build 70:
// tt_um_control_top
module tt_um_control_top #(
  parameter ADDRW = 24,
  parameter OPCODEW = 2,
  parameter REQ_QDEPTH = 4,
  parameter COMP_QDEPTH = 4
  ) (
    input  wire       ena,       
    input  wire       clk,       
    input  wire       rst_n,     
    input  wire [7:0] ui_in, 
    output wire [7:0] uo_out, 
    input  wire [7:0] uio_in,     
    output wire [7:0] uio_out, 
    output wire [7:0] uio_oe      
);
For scale: ~4300 cells after synthesis, roughly 860 flip-flops, about 43 I/O pins, roughly 37000 um2 of cells after synthesis.
Settings: LEC_CHECK=0, ABC_AREA=1, CAP_MARGIN=20, CORE_ASPECT_RATIO=1.35, CORE_MARGIN=2, CORE_UTILIZATION=72, CTS_CLUSTER_DIAMETER=279, CTS_CLUSTER_SIZE=10, PLACE_DENSITY=0.39, SETUP_SLACK_MARGIN=0.88, SLEW_MARGIN=20; clock period 3.27 ns.
run.sh (not shown) runs the stock make flow with config.mk's settings and CLKGATE_MAP_FILE=.
Here is what was changed in the inputs of build 86 compared with build 70.
- PLACE_DENSITY removed (was 0.39)
- CTS_CLUSTER_SIZE removed (was 10)
- CORE_UTILIZATION changed from 72 to 71
- CORE_ASPECT_RATIO removed (was 1.35)
- CTS_CLUSTER_DIAMETER removed (was 279)
- SETUP_SLACK_MARGIN removed (was 0.88)
- the clock period (ns, I/O delays scaled along) changed from 3.27 to 4.64
--- outcome ---
- Clock network fraction of total power was higher in build 86 than in build 70.
- Taking build 70 as the reference, in build 86 final clock period utilization by the worst path rose by 2.0 points, fraction of the core area covered by cells at the end of the flow fell by 2.7 points.
- Global-route usage, build 86 and build 70, lower one = build 86.
- Build 70 has a higher vias after detailed routing than build 86.
- When the final numbers for build 86 and build 70 were put side by side, the total chip power turned out to be greater in build 70.
- Build 70 → build 86: global routing met1 resource utilization went up 4.2 points, sum of net half-perimeters after detailed placement went down 2.5%.
--- input diff build 86..build 64 ---
- a deleted ABC_AREA that had been 1
- a change of CORE_UTILIZATION from 71 to 65
- a change of the clock period (ns, I/O delays scaled along) from 4.64 to 4.49
Findings:
- Build 64 against build 86: non-clock buffer count shrank by about 8%, number of clock buffer instances in the layout shrank by 5.8%, distinct cell type count after synthesis went up 70%, met1 global-route usage decreased 7.1 points, cell area after layout went down 3.4%.
diff inputs: build 64 => build 36
- CORE_UTILIZATION: 65 -> 58
- ABC_AREA: unset -> 1
- PLACE_DENSITY_LB_ADDON: unset -> 0.14
- the clock period (ns, I/O delays scaled along): 4.49 -> 5.88
Results
- Build 36 — sequential fraction of the synthesis area 2.7 points lower, build 64 as reference
- Build 36 vs build 64, worst slack at placement went up by 640 ps.
- Build 36 vs build 64: number of tap instances up by more than 10%
- Build 36 reports a higher power share of the combinational group than build 64 does.
- Logic depth of the worst register-to-register path (higher): build 36
Changes in build 39 relative to build 36:
- PLACE_DENSITY_LB_ADDON no longer set, was 0.14
- ABC_AREA no longer set, was 1
- CORE_UTILIZATION now 40, was 58
- the clock period (ns, I/O delays scaled along) now 10.0, was 5.88
Notes after the runs:
Taking build 36 as the reference, in build 39 largest fanout on the critical path saw an increase; cell count saw a decrease; design internal power saw a decrease; cell area after layout saw a decrease; global-route track usage on met2 saw a decrease.
Build 39 vs. build 36: post-layout total power decreased 8.8 mW; area of the die +about 40%; sum of routed wire length over all layers lost 11000 um.
Modified inputs, build 5 compared to build 39
- setting TNS_END_PERCENT to 75 for the first time
- setting ABC_AREA to 1 for the first time
- setting CORE_ASPECT_RATIO to 0.6 for the first time
- setting HOLD_SLACK_MARGIN to 0.19 for the first time
- setting CELL_PAD_IN_SITES_DETAIL_PLACEMENT to 1 for the first time
- setting CTS_CLUSTER_SIZE to 98 for the first time
### Flow results
[build 5 vs build 39] final area: higher in build 5. Where minimum clock period is concerned, build 39 is better than build 5. Diff build 39 -> build 5 | die span in x | increase of 32%. In the metrics for build 39 and build 5, the one carrying the higher die area is build 5. Going from build 39 to build 5, placed cell count shows an increase of 1531; synthesis-to-finish area growth shows a reduction of 0.46 points; non-clock buffer count higher. Synthesized cell count: build 5 vs build 39 up about 55%. Fmax delta for build 5 relative to build 39: about 6% lower.

---

== run A ==
tt_um_control_top again, from the RTL that the note above started with.
==> flow/config.mk <==
export PLATFORM = sky130hd
export DESIGN_NAME = tt_um_control_top
export DESIGN_NICKNAME = tt_um_control_top
export VERILOG_FILES = /design/flow/design.v
export SDC_FILE = /design/flow/constraint.sdc
export NUM_CORES = 4
export LEC_CHECK = 0
export ABC_AREA = 0
export CAP_MARGIN = 25
export CORE_ASPECT_RATIO = 0.52
export CORE_MARGIN = 5
export CORE_UTILIZATION = 40
export CTS_CLUSTER_SIZE = 95
export PLACE_DENSITY = 0.65
export SETUP_SLACK_MARGIN = 0.3
export SLEW_MARGIN = 20
==> flow/constraint.sdc <==
create_clock -name core_clock -period 5.14 [get_ports {clk}]
set_input_delay 1.0280 -clock core_clock [delete_from_list [all_inputs] [get_ports {clk}]]
set_output_delay 1.0280 -clock core_clock [all_outputs]
set_load 0.01 [all_outputs]
For run B, these inputs were changed with respect to run A:
Settings: CTS_CLUSTER_SIZE: 95 -> 23; CORE_MARGIN: 5 -> 2; CORE_UTILIZATION: 40 -> 70; CAP_MARGIN: 25 -> 20; PLACE_DENSITY: 0.65 -> unset; SETUP_SLACK_MARGIN: 0.3 -> unset; CORE_ASPECT_RATIO: 0.52 -> unset; ABC_AREA: 0 -> unset; the clock period (ns, I/O delays scaled along): 5.14 -> 3.26.
--- outcome ---
Global routing met1 resource utilization in run B is 18 points higher than in run A
Run comparison: run A highest-delay cell along the critical path sky130_fd_sc_hd__or2_1; run B highest-delay cell along the critical path sky130_fd_sc_hd__dfrtp_1
In the flow results for run A and run B, the via count is larger on run B.
Core utilization (higher): run B
Run B against run A; post-route cell area is up slightly.
Run B — half-perimeter wire length of the detailed placement result about 11% lower, run A as reference
Compared with run A, run B shows a wire length on met3 that is 30% lower.
Largest vdd supply drop ended up 0.26 mV higher on run B than on run A.
Taking run A as the reference point, the clock power share of run B rises by 3.6 points.
The following lists how run C was set up differently from run B:
Settings: ABC_AREA now 1, previously not set; CTS_CLUSTER_SIZE now 14, was 23; HOLD_SLACK_MARGIN now -0.1, previously not set; CAP_MARGIN now 0, was 20; CORE_UTILIZATION now 72, was 70; PLACE_DENSITY_LB_ADDON now 0.03, previously not set; CORE_ASPECT_RATIO now 0.9, previously not set; SETUP_SLACK_MARGIN now 0.81, previously not set.
Notes after the runs:
As of run C, total internal power had risen by a little under 10% compared to run B. Compared with run B, run C shows a lower highest fanout seen on the critical path. Between run C and run B, it is run C whose number of optimization iterations in the first detailed-route pass is lower, by 1. Run C against run B: combinational gate area saw little to no change, clock skew saw little to no change, total power saw an increase, signed area change from the synthesized netlist to the final layout saw a decrease. In run C the implementation ran to completion but is not tape-out ready, as the final checks report negative hold slack.
Inputs modified between run C and run D:
Settings: a change of SETUP_SLACK_MARGIN from 0.81 to 0.77; a change of CORE_ASPECT_RATIO from 0.9 to 0.99; a change of CTS_CLUSTER_SIZE from 14 to 15; a change of CAP_MARGIN from 0 to 20; a deleted HOLD_SLACK_MARGIN that had been -0.1.
--- outcome ---
- Run D was carried through to the last stage, and its layout satisfied the timing, DRC and antenna checks.
- Delta (run D minus run C): power rose by 1.9%, critical path depth rose by 1, first-pass GRT wire length stayed essentially flat.
- Re largest net degree at the start of global routing: run C and run D aren't equal, and the higher value belongs to run C.
- Diff run C -> run D | internal power contribution | up by a few percent
- Run D: share of total power in the clock network higher than run C
- The higher non-clock buffer total of the final layout came out of run D.
Power is estimated from default activity; no workload was simulated.
